==> run a: inputs <==
==> flow/design.v <==
module gcd (
    input  logic        clk_i,
    input  logic        rst_i,
    input  logic        start_i,
    input  logic [31:0] a_i,
    input  logic [31:0] b_i,
    output logic        busy_o,
    output logic        valid_o,
    output logic [31:0] result_o
);
    logic [31:0] a, a_nxt;
    logic [31:0] b, b_nxt;
    logic [5:0]  k, k_nxt;           
    logic [31:0] result, result_nxt;
    typedef enum logic [3:0] {
        IDLE       = 4'b0000,
        LOAD       = 4'b0001,
        CHK_ZERO   = 4'b0010,
        FACTOR2    = 4'b0011,
        STRIP_A    = 4'b0100,
        STRIP_B    = 4'b0101,
        CMP        = 4'b0110,
        SUB        = 4'b0111,
        DONE       = 4'b1000
    } state_t;
    state_t state, state_nxt;
    logic a_is_zero, b_is_zero;
    logic both_even, a_even, b_even;
    logic a_gt_b;
    logic b_will_be_zero;           
    assign a_is_zero = (a == 0);
    assign b_is_zero = (b == 0);
    assign both_even = (a[0] == 0) && (b[0] == 0);
    assign a_even    = (a[0] == 0);
    assign b_even    = (b[0] == 0);
    assign a_gt_b    = (a > b);
    logic load_inputs, inc_k, shift_a, shift_b, swap, set_res;
    always_comb begin
        state_nxt   = state;
        load_inputs = 1'b0;
        inc_k       = 1'b0;
        shift_a     = 1'b0;
        shift_b     = 1'b0;
        swap        = 1'b0;
        set_res     = 1'b0;
        a_nxt      = a;
        b_nxt      = b;
        k_nxt      = k;
        result_nxt = result;
        b_will_be_zero = 1'b0;
        case (state)
            IDLE: begin
                if (start_i) begin
                    load_inputs = 1'b1;           
                    state_nxt   = LOAD;
                end
            end
            LOAD: begin
                a_nxt = a_i;                      
                b_nxt = b_i;
                k_nxt = 6'd0;                     
                state_nxt = CHK_ZERO;
            end
            CHK_ZERO: begin
                if (a_is_zero && b_is_zero) begin
                    set_res     = 1'b1;
                    result_nxt  = 32'd0;
                    state_nxt   = DONE;
                end else if (a_is_zero) begin
                    set_res     = 1'b1;
                    result_nxt  = b;
                    state_nxt   = DONE;
                end else if (b_is_zero) begin
                    set_res     = 1'b1;
                    result_nxt  = a;
                    state_nxt   = DONE;
                end else begin
                    state_nxt = FACTOR2;
                end
            end
            FACTOR2: begin
                if (both_even) begin
                    shift_a = 1'b1;
                    shift_b = 1'b1;
                    inc_k   = 1'b1;
                    a_nxt = a >> 1;
                    b_nxt = b >> 1;
                    k_nxt = k + 1'b1;
                    state_nxt = FACTOR2;           
                end else begin
                    state_nxt = STRIP_A;
                end
            end
            STRIP_A: begin
                if (a_even) begin
                    shift_a = 1'b1;
                    a_nxt   = a >> 1;
                    state_nxt = STRIP_A;
                end else begin
                    state_nxt = STRIP_B;
                end
            end
            STRIP_B: begin
                if (b_even) begin
                    shift_b = 1'b1;
                    b_nxt   = b >> 1;
                    state_nxt = STRIP_B;
                end else begin
                    state_nxt = CMP;
                end
            end
            CMP: begin
                if (a_gt_b) begin
                    swap  = 1'b1;
                    a_nxt = b;
                    b_nxt = a;
                end
                state_nxt = SUB;
            end
            SUB: begin
                b_nxt = b - a;                      
                b_will_be_zero = (b_nxt == 0);
                if (b_will_be_zero) begin
                    set_res     = 1'b1;
                    result_nxt  = a << k;         
                    state_nxt   = DONE;
                end else begin
                    state_nxt = STRIP_B;
                end
            end
            DONE: begin
                state_nxt = IDLE;                  
            end
            default: state_nxt = IDLE;            
        endcase
    end
    always_ff @(posedge clk_i or posedge rst_i) begin
        if (rst_i) begin
            a      <= 32'd0;
            b      <= 32'd0;
            k      <= 6'd0;
            result <= 32'd0;
        end else begin
            a      <= a_nxt;
            b      <= b_nxt;
            k      <= k_nxt;
            result <= result_nxt;
        end
    end
    always_ff @(posedge clk_i or posedge rst_i) begin
        if (rst_i)
            state <= IDLE;
        else
            state <= state_nxt;
    end
    always_ff @(posedge clk_i or posedge rst_i) begin
        if (rst_i) begin
            busy_o   <= 1'b0;
            valid_o  <= 1'b0;
            result_o <= 32'd0;
        end else begin
            busy_o   <= (state != IDLE) && (state != DONE);
            valid_o  <= set_res;                
            result_o <= result_nxt;
        end
    end
endmodule
==> flow/run.sh <==
#!/bin/bash
# the make line also repeats each setting of config.mk as NAME=value (left out here)
make -C /OpenROAD-flow-scripts/flow DESIGN_CONFIG=/design/flow/config.mk WORK_HOME=/design/flow/orfs CLKGATE_MAP_FILE= finish
==> flow/config.mk <==
export PLATFORM = sky130hd
export DESIGN_NAME = gcd
export DESIGN_NICKNAME = gcd
export VERILOG_FILES = /design/flow/design.v
export SDC_FILE = /design/flow/constraint.sdc
export NUM_CORES = 4
export LEC_CHECK = 0
export ABC_AREA = 0
export CAP_MARGIN = 30
export CELL_PAD_IN_SITES_DETAIL_PLACEMENT = 2
export CELL_PAD_IN_SITES_GLOBAL_PLACEMENT = 2
export CORE_ASPECT_RATIO = 1.06
export CORE_MARGIN = 8
export CORE_UTILIZATION = 33
export CTS_CLUSTER_SIZE = 76
export GPL_TIMING_DRIVEN = 1
export MAX_ROUTING_LAYER = met5
export MIN_ROUTING_LAYER = met1
export PLACE_DENSITY_LB_ADDON = 0.01
export SETUP_SLACK_MARGIN = 0.6
export SLEW_MARGIN = 10
export TNS_END_PERCENT = 5
==> flow/constraint.sdc <==
create_clock -name core_clock -period 2.89 [get_ports {clk_i}]
set_input_delay 0.5780 -clock core_clock [delete_from_list [all_inputs] [get_ports {clk_i}]]
set_output_delay 0.5780 -clock core_clock [all_outputs]
set_load 0.01 [all_outputs]
==> run b (differences from run a) <==
==> flow/config.mk (replaced) <==
export PLATFORM = sky130hd
export DESIGN_NAME = gcd
export DESIGN_NICKNAME = gcd
export VERILOG_FILES = /design/flow/design.v
export SDC_FILE = /design/flow/constraint.sdc
export NUM_CORES = 4
export LEC_CHECK = 0
export ABC_AREA = 1
export CAP_MARGIN = 20
export CORE_MARGIN = 2
export CORE_UTILIZATION = 68
export CTS_CLUSTER_DIAMETER = 274
export CTS_CLUSTER_SIZE = 95
export PLACE_DENSITY = 0.37
export SLEW_MARGIN = 20
export TNS_END_PERCENT = 15
==> flow/constraint.sdc (replaced) <==
create_clock -name core_clock -period 3.04 [get_ports {clk_i}]
set_input_delay 0.6080 -clock core_clock [delete_from_list [all_inputs] [get_ports {clk_i}]]
set_output_delay 0.6080 -clock core_clock [all_outputs]
set_load 0.01 [all_outputs]
==> run c (differences from run a) <==
==> flow/config.mk (replaced) <==
export PLATFORM = sky130hd
export DESIGN_NAME = gcd
export DESIGN_NICKNAME = gcd
export VERILOG_FILES = /design/flow/design.v
export SDC_FILE = /design/flow/constraint.sdc
export NUM_CORES = 4
export LEC_CHECK = 0
export ABC_AREA = 0
export CAP_MARGIN = 20
export CELL_PAD_IN_SITES_DETAIL_PLACEMENT = 2
export CELL_PAD_IN_SITES_GLOBAL_PLACEMENT = 0
export CORE_MARGIN = 2
export CORE_UTILIZATION = 72
export CTS_CLUSTER_SIZE = 76
export MIN_ROUTING_LAYER = met1
export PLACE_DENSITY_LB_ADDON = 0.17
export SETUP_SLACK_MARGIN = 1.54
export SLEW_MARGIN = 20
export TNS_END_PERCENT = 55
==> flow/constraint.sdc (replaced) <==
create_clock -name core_clock -period 8.45 [get_ports {clk_i}]
set_input_delay 1.6900 -clock core_clock [delete_from_list [all_inputs] [get_ports {clk_i}]]
set_output_delay 1.6900 -clock core_clock [all_outputs]
set_load 0.01 [all_outputs]
==> run d (differences from run a) <==
==> flow/config.mk (replaced) <==
export PLATFORM = sky130hd
export DESIGN_NAME = gcd
export DESIGN_NICKNAME = gcd
export VERILOG_FILES = /design/flow/design.v
export SDC_FILE = /design/flow/constraint.sdc
export NUM_CORES = 4
export LEC_CHECK = 0
export CAP_MARGIN = 20
export CORE_MARGIN = 2
export CORE_UTILIZATION = 72
export CTS_CLUSTER_DIAMETER = 26
export CTS_CLUSTER_SIZE = 36
export PLACE_DENSITY_LB_ADDON = 0.26
export SETUP_SLACK_MARGIN = 1.1
export SLEW_MARGIN = 20
==> flow/constraint.sdc (replaced) <==
create_clock -name core_clock -period 3.96 [get_ports {clk_i}]
set_input_delay 0.7920 -clock core_clock [delete_from_list [all_inputs] [get_ports {clk_i}]]
set_output_delay 0.7920 -clock core_clock [all_outputs]
set_load 0.01 [all_outputs]
==> notes <==
Run b finished but fails on setup timing. Run a finished but failed the layout checks on setup timing. Run d aborted during global routing (GRT-0116). Run c died in detailed placement on DPL-0033.
Worst setup slack: run a is lower than run b (1200 ps).
Between run a and run b, the lower utilization is in run a (gap 37 points).
In clock-buffer cell count, run a and run b do not differ.
Of run b and run a, run a has the higher hold slack (gap 3.6 ps).
In run a the non-clock buffer count is higher than in run b, by 188.
Against run b, the combinational power of run a is higher by about 30%.
Power is estimated from default activity; no workload was simulated.
